==> flow/design.v <==
module alu_top (
    input             clk,
    input      [15:0] a,
    input      [15:0] b,
    input      [2:0]  opcode,
    input             mode,
    output reg [15:0] result,
    output reg        za,
    output reg        zb,
    output reg        eq,
    output reg        gt,
    output reg        lt
);
    reg [15:0] a_q, b_q;
    reg [2:0]  opcode_q;
    reg        mode_q;
    wire [15:0] alu_out;
    wire        za_w, zb_w, eq_w, gt_w, lt_w;
    ALU u_alu (.a(a_q), .b(b_q), .opcode(opcode_q), .mode(mode_q),
               .outALU(alu_out), .za(za_w), .zb(zb_w), .eq(eq_w), .gt(gt_w), .lt(lt_w));
    always @(posedge clk) begin
        a_q      <= a;
        b_q      <= b;
        opcode_q <= opcode;
        mode_q   <= mode;
        result   <= alu_out;
        za       <= za_w;
        zb       <= zb_w;
        eq       <= eq_w;
        gt       <= gt_w;
        lt       <= lt_w;
    end
endmodule

module arith(a,b,opcode,outau);
input [15:0] a;
input [15:0] b;
input [2:0] opcode;
output [15:0] outau;
reg [15:0] outau;
always@(*)
begin
	case(opcode)
	3'b000: outau = a+b;
	3'b001: outau = a * b;
	3'b010: if (a > b) begin
		outau = a - b;
		end
		else begin
		outau = b - a;
		end
	3'b011: if (a > b) begin
		outau = (b == 16'h0000) ? 16'h0000 : a / b;
		end
		else begin
		outau = (a == 16'h0000) ? 16'h0000 : b / a;
		end
	default outau = 16'h0000;
	endcase
end
endmodule
module logic_unit(a,b,opcode,outlu,za,zb,eq,gt,lt);
input [15:0] a;
input [15:0] b;
input [2:0] opcode;
output [15:0] outlu;
output za, zb,eq,gt,lt;
reg [15:0] outlu;
reg za,zb,eq,gt,lt;
always@(*)
begin
	case(opcode)
	3'b000: outlu = (a & b);
	3'b001: outlu = (a | b);
	3'b010: outlu = (~(a | b));
	3'b011: outlu = (~(a & b));
	3'b100: outlu = (~ a);
	3'b101: outlu = (~ b);
	3'b110: outlu = (a ^ b);
	3'b111: outlu = (~(a ^ b));
	endcase
end
always@(*)
begin
	if( a == b) begin
	eq = 1;
	end
	else begin
	eq = 0;
	end
	if ( a > b) begin
	gt = 1;
	end
	else begin
	gt = 0;
	end
	if ( a < b) begin
	lt = 1;
	end
	else begin
	lt = 0;
	end
	if( a == 16'h0000) begin
	za = 1;
	end
	else begin
	za = 0;
	end
	if (b == 16'h0000) begin
	zb = 1;
	end
	else begin
	zb = 0;
	end
end
endmodule
module ALU( a, b, opcode, mode, outALU, za, zb, eq, gt, lt);
input [15:0] a;
input [15:0] b;
input [2:0] opcode;
input mode;
output [15:0] outALU;
output za, zb, eq, gt, lt;
reg [15:0] outALU;
reg za, zb, eq, gt, lt;
wire [15:0] outau;
wire [15:0] outlu;
wire tza, tzb, teq, tgt, tlt;
arith a1 (.a(a), .b(b), .opcode(opcode), .outau(outau));
logic_unit l1 (.a(a), .b(b), .opcode(opcode), .outlu(outlu), .za(tza), .zb(tzb), .eq(teq), .gt(tgt), .lt(tlt));
always@(*)
begin
	if(mode == 0) begin
	outALU = outau;
	end
	else if (mode == 1) begin
	outALU = outlu;
	end
	else begin
	outALU = 16'h0000;
	end
	za = tza;
	zb = tzb;
	eq = teq;
	gt = tgt;
	lt = tlt;
end
endmodule
make LEC_CHECK=0 CAP_MARGIN=20 CORE_MARGIN=2 CORE_UTILIZATION=72 MAX_ROUTING_LAYER=met4 PLACE_DENSITY_LB_ADDON=0.01 SLEW_MARGIN=20 TNS_END_PERCENT=5 finish   # period 27.6 ns
run.sh (not shown) runs the stock make flow with config.mk's settings and CLKGATE_MAP_FILE=.
The first run failed in global routing (5_1_grt) (GRT-0232).
Next try:
--- a/flow/config.mk
+++ b/flow/config.mk
@@ -8,7 +8,7 @@
 export CAP_MARGIN = 20
 export CORE_MARGIN = 2
-export CORE_UTILIZATION = 72
+export CORE_UTILIZATION = 68
+export CTS_CLUSTER_DIAMETER = 29
 export MAX_ROUTING_LAYER = met4
-export PLACE_DENSITY_LB_ADDON = 0.01
 export SLEW_MARGIN = 20
 export TNS_END_PERCENT = 5
==> flow/constraint.sdc (replaced) <==
create_clock -name core_clock -period 28.4 [get_ports {clk}]
set_input_delay 5.6800 -clock core_clock [delete_from_list [all_inputs] [get_ports {clk}]]
set_output_delay 5.6800 -clock core_clock [all_outputs]
set_load 0.01 [all_outputs]
After rerunning:
- This time the run completed, yet does not pass: negative setup slack
- synthesized area does not change
- synthesized cell count is unchanged
- die size rises by 5.7%
Next try:
--- a/flow/config.mk
+++ b/flow/config.mk
@@ -8,7 +8,4 @@
 export CAP_MARGIN = 20
 export CORE_MARGIN = 2
-export CORE_UTILIZATION = 68
-export CTS_CLUSTER_DIAMETER = 29
-export MAX_ROUTING_LAYER = met4
+export CORE_UTILIZATION = 33
 export SLEW_MARGIN = 20
-export TNS_END_PERCENT = 5
==> flow/constraint.sdc (replaced) <==
create_clock -name core_clock -period 37.1 [get_ports {clk}]
set_input_delay 7.4200 -clock core_clock [delete_from_list [all_inputs] [get_ports {clk}]]
set_output_delay 7.4200 -clock core_clock [all_outputs]
set_load 0.01 [all_outputs]
=>
- Now the flow ran to the end with no violations
- global-route usage is lower by 25 points
- non-clock buffer count is lower by 190
- worst setup slack gains 2.6 ns
- die area is higher by 100%
- cell count is higher by 5.6%
- via count is lower by 14%
- core utilization is lower by 49 points
- sequential power is lower by 19%
Next try:
--- a/flow/config.mk
+++ b/flow/config.mk
@@ -8,4 +8,5 @@
 export CAP_MARGIN = 20
 export CORE_MARGIN = 2
-export CORE_UTILIZATION = 33
+export CORE_UTILIZATION = 72
+export SETUP_SLACK_MARGIN = 1.78
 export SLEW_MARGIN = 20
==> flow/constraint.sdc (replaced) <==
create_clock -name core_clock -period 5.97 [get_ports {clk}]
set_input_delay 1.1940 -clock core_clock [delete_from_list [all_inputs] [get_ports {clk}]]
set_output_delay 1.1940 -clock core_clock [all_outputs]
set_load 0.01 [all_outputs]
Now the flow did not get past detailed placement (3_5_place_dp) with DPL-0033.
Die area shrinks by well over a third.
Synthesized cell count does not change.
Synthesized area is unchanged.
Next try:
--- a/flow/config.mk
+++ b/flow/config.mk
@@ -8,5 +8,5 @@
 export CAP_MARGIN = 20
 export CORE_MARGIN = 2
-export CORE_UTILIZATION = 72
-export SETUP_SLACK_MARGIN = 1.78
+export CORE_UTILIZATION = 65
 export SLEW_MARGIN = 20
+export TNS_END_PERCENT = 5
==> flow/constraint.sdc (replaced) <==
create_clock -name core_clock -period 27.5 [get_ports {clk}]
set_input_delay 5.5000 -clock core_clock [delete_from_list [all_inputs] [get_ports {clk}]]
set_output_delay 5.5000 -clock core_clock [all_outputs]
set_load 0.01 [all_outputs]
Effect:
- With this change the flow finished with negative setup slack left
- synthesized cell count is unchanged
- die area came out higher by 10%
- synthesized area does not change

## 09-02
// alu_top: RTL as listed in full above, without the edits since
clock: 5.97 ns
lec_check: 0
abc_area: 1
cap_margin: 20
core_margin: 2
core_utilization: 72
place_density_lb_addon: 0.08
slew_margin: 20
Tool error DPL-0038 stopped 09-02 during clock tree synthesis (4_1_cts); no final results.
Changes in 03-13 relative to 09-02:
diff --git a/flow/config.mk b/flow/config.mk
--- a/flow/config.mk
+++ b/flow/config.mk
@@ -11,3 +11,8 @@
 export CORE_UTILIZATION = 72
+export CTS_CLUSTER_DIAMETER = 371
+export CTS_CLUSTER_SIZE = 14
+export GPL_TIMING_DRIVEN = 0
 export PLACE_DENSITY_LB_ADDON = 0.08
+export SETUP_SLACK_MARGIN = 1.68
 export SLEW_MARGIN = 20
+export TNS_END_PERCENT = 35
### Flow results
Tool error DPL-0038 stopped 03-13 during global routing (5_1_grt); no final results. For count of placed standard cells including taps, dividing the value from 03-13 by the value from 09-02 gives 0.855. Multiplexer fraction of the synthesized cell area: 03-13 vs 09-02 identical. As far as horizontal die dimension goes, 03-13 and 09-02 are indistinguishable; the numbers are identical. Comparing 09-02 against 03-13, there is no change at all in height of the die. Area of the core came out exactly the same in 03-13 and 09-02. Yosys chip area essentially unchanged between 09-02 and 03-13. For global placer's final weighted congestion, dividing the value from 03-13 by the value from 09-02 gives 0.919. Share of synthesized cell area in full adder, half adder and majority cells came out exactly the same in 03-13 and 09-02.

build 50:
// alu_top: RTL as listed in full above, without the edits since
==> flow/config.mk <==
export PLATFORM = sky130hd
export DESIGN_NAME = alu_top
export DESIGN_NICKNAME = alu_top
export VERILOG_FILES = /design/flow/design.v
export SDC_FILE = /design/flow/constraint.sdc
export NUM_CORES = 4
export LEC_CHECK = 0
export CAP_MARGIN = 20
export CORE_MARGIN = 2
export CORE_UTILIZATION = 40
export SLEW_MARGIN = 20
==> flow/constraint.sdc <==
create_clock -name core_clock -period 45.0 [get_ports {clk}]
set_input_delay 9.0000 -clock core_clock [delete_from_list [all_inputs] [get_ports {clk}]]
set_output_delay 9.0000 -clock core_clock [all_outputs]
set_load 0.01 [all_outputs]
Build 50: flow completed, timing, DRC and antenna clean
Modified inputs, build 49 compared to build 50
- an added PLACE_DENSITY of 0.35
- an added ABC_AREA of 1
- a change of CORE_UTILIZATION from 40 to 59
- an added CORE_ASPECT_RATIO of 0.5
- an added TNS_END_PERCENT of 15
- an added CTS_CLUSTER_SIZE of 98
- an added CTS_CLUSTER_DIAMETER of 281
## What came out
- Having completed the whole flow, build 49 delivered a layout that passed the timing, DRC and antenna checks.
- Summary of build 49 over build 50: setup slack after layout went down by 1.45 ns; arithmetic-cell share of the synthesized area counting full adders, half adders and majority gates went up by 1.1 points; wire length on met1 went down by 24%.
- Build 49 against build 50; total combinational power is down by more than 10%.
- Compared to build 50, build 49 has clock share of power 1.5 points higher.
- Compared with build 50, build 49 shows via count lower by 1426.
- For the multi-input gate share of total cell area, build 49 came in 4.0 points lower than build 50 did.
- Changes observed in build 49 relative to build 50: wire length of the first global-routing pass decreased 19000 um, cell count after synthesis increased 129.
#### Input delta (build 43 over build 49)
- putting SETUP_SLACK_MARGIN at 5.0 where nothing was set
- putting HOLD_SLACK_MARGIN at -0.09 where nothing was set
### Flow results
No stage failed in build 43, and the final checks on the layout all came back clean. Going from build 49 to build 43, slew at the pin closest to its max-slew limit now sits lower; core utilization now sits at about the same level; fraction of area in registers now sits at about the same level; number of nets in the synthesized netlist now sits at about the same level. Build 43 vs build 49 — number of buffers and inverters on the critical path dropped by a few percent. Between build 49 and build 43, worst setup slack increased.

Setup of job 1078:
Starts from the design.v that is shown in full above.
Settings: LEC_CHECK=0, CAP_MARGIN=20, CELL_PAD_IN_SITES_GLOBAL_PLACEMENT=1, CORE_ASPECT_RATIO=0.84, CORE_MARGIN=2, CORE_UTILIZATION=21, HOLD_SLACK_MARGIN=0.21, MIN_ROUTING_LAYER=met2, SETUP_SLACK_MARGIN=5.0, SLEW_MARGIN=30, TNS_END_PERCENT=70; clock period 45.0 ns.
## Diff of input files: job 8185 against job 1078
# job 1078
export LEC_CHECK = 0
export CAP_MARGIN = 20
export CELL_PAD_IN_SITES_GLOBAL_PLACEMENT = 1
export CORE_ASPECT_RATIO = 0.84
export CORE_MARGIN = 2
export CORE_UTILIZATION = 21
export HOLD_SLACK_MARGIN = 0.21
export MIN_ROUTING_LAYER = met2
export SETUP_SLACK_MARGIN = 5.0
export SLEW_MARGIN = 30
export TNS_END_PERCENT = 70
create_clock -name core_clock -period 45.0 [get_ports {clk}]
# job 8185
export LEC_CHECK = 0
export ABC_AREA = 1
export CAP_MARGIN = 20
export CORE_ASPECT_RATIO = 1.94
export CORE_MARGIN = 2
export CORE_UTILIZATION = 40
export CTS_CLUSTER_DIAMETER = 281
export CTS_CLUSTER_SIZE = 98
export PLACE_DENSITY = 0.66
export SLEW_MARGIN = 20
export TNS_END_PERCENT = 15
create_clock -name core_clock -period 45.0 [get_ports {clk}]
### Flow results
- Diff job 8185..job 1078 | clock network contribution to total cell area | negligible
- Job 8185 vs job 1078 — number of nets in the final layout climbed by a few percent
- Sort job 8185 and job 1078 by amount of wire on met2 after detailed routing desc -> top: job 1078
- Relative to job 1078, internal power decreased by 74 uW in job 8185.
- On job 8185: combinational share of power is 5.5 points lower than what job 1078 gave.
- Job 8185 vs job 1078: mean area per synthesized cell down
What job 6031 does differently from job 8185 at the input level:
# job 8185
export LEC_CHECK = 0
export ABC_AREA = 1
export CAP_MARGIN = 20
export CORE_ASPECT_RATIO = 1.94
export CORE_MARGIN = 2
export CORE_UTILIZATION = 40
export CTS_CLUSTER_DIAMETER = 281
export CTS_CLUSTER_SIZE = 98
export PLACE_DENSITY = 0.66
export SLEW_MARGIN = 20
export TNS_END_PERCENT = 15
create_clock -name core_clock -period 45.0 [get_ports {clk}]
# job 6031
export LEC_CHECK = 0
export ABC_AREA = 1
export CAP_MARGIN = 20
export CORE_MARGIN = 2
export CORE_UTILIZATION = 26
export CTS_CLUSTER_DIAMETER = 190
export CTS_CLUSTER_SIZE = 98
export GPL_ROUTABILITY_DRIVEN = 0
export PLACE_DENSITY_LB_ADDON = 0.1
export SLEW_MARGIN = 20
export TNS_END_PERCENT = 5
create_clock -name core_clock -period 45.0 [get_ports {clk}]
### Flow results
Delta (job 6031 minus job 8185): met2 usage went down, final critical delay including setup and external delays went down, aggregate routed wire length went up, clock latency on the worst-skew pair went up. The final layouts of job 6031 and job 8185 pass the timing, DRC and antenna checks.
> inputs changed (job 6031 -> job 9096)
# job 6031
export LEC_CHECK = 0
export ABC_AREA = 1
export CAP_MARGIN = 20
export CORE_MARGIN = 2
export CORE_UTILIZATION = 26
export CTS_CLUSTER_DIAMETER = 190
export CTS_CLUSTER_SIZE = 98
export GPL_ROUTABILITY_DRIVEN = 0
export PLACE_DENSITY_LB_ADDON = 0.1
export SLEW_MARGIN = 20
export TNS_END_PERCENT = 5
create_clock -name core_clock -period 45.0 [get_ports {clk}]
# job 9096
export LEC_CHECK = 0
export CAP_MARGIN = 20
export CELL_PAD_IN_SITES_GLOBAL_PLACEMENT = 1
export CORE_MARGIN = 2
export CORE_UTILIZATION = 40
export GPL_TIMING_DRIVEN = 0
export SLEW_MARGIN = 25
create_clock -name core_clock -period 45.0 [get_ports {clk}]
==> comparison <==
- All of job 9096 and job 6031 finish clean.
- The area of the synthesized netlist per yosys stat in job 9096 sits 3.7% above the value recorded for job 6031.
- Sort job 9096 and job 6031 by combinational gate area, ascending, and job 6031 comes first.
- STATUS total power after layout: job 9096 loses against job 6031
- Job 9096 packs its core more tightly than job 6031.
- Delta (job 9096 minus job 6031): via count of the first global-routing pass shows an increase of about 6%, power in sequential cells barely changed, wire length of the first global-routing pass rose about 10%.
- [compare] base=job 6031 new=job 9096: design area +530 um^2; count of non-filler cells in the finished layout -about 10%.

Setup of job 2960:
RTL: the design.v shown in full above, as it stands there.
clock: 45.0 ns
lec_check: 0
abc_area: 1
cap_margin: 20
core_aspect_ratio: 0.5
core_margin: 2
core_utilization: 59
cts_cluster_diameter: 281
cts_cluster_size: 98
hold_slack_margin: 0.28
place_density: 0.35
setup_slack_margin: 0.44
slew_margin: 20
tns_end_percent: 15
#### Input delta (job 703 over job 2960)
# job 2960
export LEC_CHECK = 0
export ABC_AREA = 1
export CAP_MARGIN = 20
export CORE_ASPECT_RATIO = 0.5
export CORE_MARGIN = 2
export CORE_UTILIZATION = 59
export CTS_CLUSTER_DIAMETER = 281
export CTS_CLUSTER_SIZE = 98
export HOLD_SLACK_MARGIN = 0.28
export PLACE_DENSITY = 0.35
export SETUP_SLACK_MARGIN = 0.44
export SLEW_MARGIN = 20
export TNS_END_PERCENT = 15
create_clock -name core_clock -period 45.0 [get_ports {clk}]
# job 703
export LEC_CHECK = 0
export ABC_AREA = 1
export CAP_MARGIN = 20
export CORE_MARGIN = 2
export CORE_UTILIZATION = 40
export CTS_CLUSTER_DIAMETER = 190
export CTS_CLUSTER_SIZE = 98
export GPL_ROUTABILITY_DRIVEN = 0
export PLACE_DENSITY_LB_ADDON = 0.29
export SLEW_MARGIN = 20
export TNS_END_PERCENT = 90
create_clock -name core_clock -period 45.0 [get_ports {clk}]
### Flow results
Area growth from synthesis to layout: job 703 > job 2960. Changes observed in job 703 relative to job 2960: routed wire length went up by 6.7%; final design instance area without fill higher.
For job 8786, these inputs were changed with respect to job 703:
# job 703
export LEC_CHECK = 0
export ABC_AREA = 1
export CAP_MARGIN = 20
export CORE_MARGIN = 2
export CORE_UTILIZATION = 40
export CTS_CLUSTER_DIAMETER = 190
export CTS_CLUSTER_SIZE = 98
export GPL_ROUTABILITY_DRIVEN = 0
export PLACE_DENSITY_LB_ADDON = 0.29
export SLEW_MARGIN = 20
export TNS_END_PERCENT = 90
create_clock -name core_clock -period 45.0 [get_ports {clk}]
# job 8786
export LEC_CHECK = 0
export ABC_AREA = 1
export CAP_MARGIN = 20
export CORE_MARGIN = 2
export CORE_UTILIZATION = 66
export CTS_CLUSTER_DIAMETER = 190
export CTS_CLUSTER_SIZE = 98
export GPL_ROUTABILITY_DRIVEN = 0
export PLACE_DENSITY_LB_ADDON = 0.29
export SLEW_MARGIN = 20
export TNS_END_PERCENT = 5
create_clock -name core_clock -period 45.0 [get_ports {clk}]
==> comparison <==
Relative to job 703, the global-route usage of job 8786 is higher by 12 points.
Looking at pre-CTS setup slack across job 8786 and job 703, the one that comes out higher is job 8786.
Clock transition at the register clock pins on the worst setup and hold paths after CTS delta (job 8786 -> job 703): insignificant
Of the two values seen for highest metal layer used by the detailed router, met5 was produced by job 703 and met4 by job 8786.
Relative to job 703, the worst setup slack of job 8786 is lower by 0.30 ns.
Taking job 703 as the reference, in job 8786 buffering stage count on the worst path with inverters included saw a decrease; non-clock buffer count down about 9%; sequential-cell power consumption now sits higher.
--- input diff job 8786..job 4858 ---
# job 8786
export LEC_CHECK = 0
export ABC_AREA = 1
export CAP_MARGIN = 20
export CORE_MARGIN = 2
export CORE_UTILIZATION = 66
export CTS_CLUSTER_DIAMETER = 190
export CTS_CLUSTER_SIZE = 98
export GPL_ROUTABILITY_DRIVEN = 0
export PLACE_DENSITY_LB_ADDON = 0.29
export SLEW_MARGIN = 20
export TNS_END_PERCENT = 5
create_clock -name core_clock -period 45.0 [get_ports {clk}]
# job 4858
export LEC_CHECK = 0
export CAP_MARGIN = 20
export CORE_MARGIN = 2
export CORE_UTILIZATION = 66
export CTS_CLUSTER_DIAMETER = 151
export SLEW_MARGIN = 20
export TNS_END_PERCENT = 5
create_clock -name core_clock -period 28.4 [get_ports {clk}]
Results
Job 4858 finished every stage; the final checks, however, were not passed, the failures being setup timing. Compared with job 8786, job 4858 shows a higher relative max-transition margin. Compared with job 8786, job 4858 shows global-route usage over all layers higher by 9.6 points. When the final numbers for job 4858 and job 8786 were put side by side, the cell area after synthesis turned out to be greater in job 4858. NOTE: area growth from synthesis to layout in job 4858 exceeds that of job 8786. Sum of routed wire segments on met1: job 4858 and job 8786 compared, lower one is job 8786. In job 4858 the switching power turned out 400 uW higher than in job 8786. Launch point of the worst path: a_q[0] -> job 4858, b_q[9] -> job 8786. [job 4858] relative contribution of combinational cells to total power rose 5.5 points relative to job 8786. Per the comparison of job 4858 with job 8786, multi-input gate share of the layout cell area fell by 0.45 points, first-pass GRT wire length +about 28%, height of the die went up, synthesized chip area reported by yosys went up by 3.7%.
--- input diff job 4858..job 6414 ---
# job 4858
export LEC_CHECK = 0
export CAP_MARGIN = 20
export CORE_MARGIN = 2
export CORE_UTILIZATION = 66
export CTS_CLUSTER_DIAMETER = 151
export SLEW_MARGIN = 20
export TNS_END_PERCENT = 5
create_clock -name core_clock -period 28.4 [get_ports {clk}]
# job 6414
export LEC_CHECK = 0
export CAP_MARGIN = 20
export CORE_MARGIN = 2
export CORE_UTILIZATION = 67
export CTS_CLUSTER_DIAMETER = 55
export MAX_ROUTING_LAYER = met4
export SLEW_MARGIN = 20
export TNS_END_PERCENT = 5
create_clock -name core_clock -period 27.5 [get_ports {clk}]
Job 4858 has a higher height of the chip than job 6414. In job 4858 the implementation ran to completion but is not tape-out ready, as the final checks report setup timing. Job 6414 did not make it past global routing (5_1_grt), where a tool error ended it. From job 4858 to job 6414 the numbers moved as follows: area of the placeable core down 2.6%, site row count down 1.8%, area of the mapped netlist flat, number of storage elements in the synthesis netlist flat, number of hold buffers added after cts flat.
> inputs changed (job 6414 -> job 632)
# job 6414
export LEC_CHECK = 0
export CAP_MARGIN = 20
export CORE_MARGIN = 2
export CORE_UTILIZATION = 67
export CTS_CLUSTER_DIAMETER = 55
export MAX_ROUTING_LAYER = met4
export SLEW_MARGIN = 20
export TNS_END_PERCENT = 5
create_clock -name core_clock -period 27.5 [get_ports {clk}]
# job 632
export LEC_CHECK = 0
export CAP_MARGIN = 20
export CORE_MARGIN = 2
export CORE_UTILIZATION = 40
export SLEW_MARGIN = 20
create_clock -name core_clock -period 37.1 [get_ports {clk}]
Findings:
- Job 632 closes out successfully: all stages finished, all timing, DRC and antenna checks passed.
- Side by side, total cell area at the placement stage turned out lower in job 632 than in job 6414.
- Relative to job 6414, minimum setup slack after placement has gone up in job 632.
- Job 632 ended up with a lower floorplan-stage core utilization than job 6414 did.
No activity file was given, so power comes from the tool's default toggle rates.
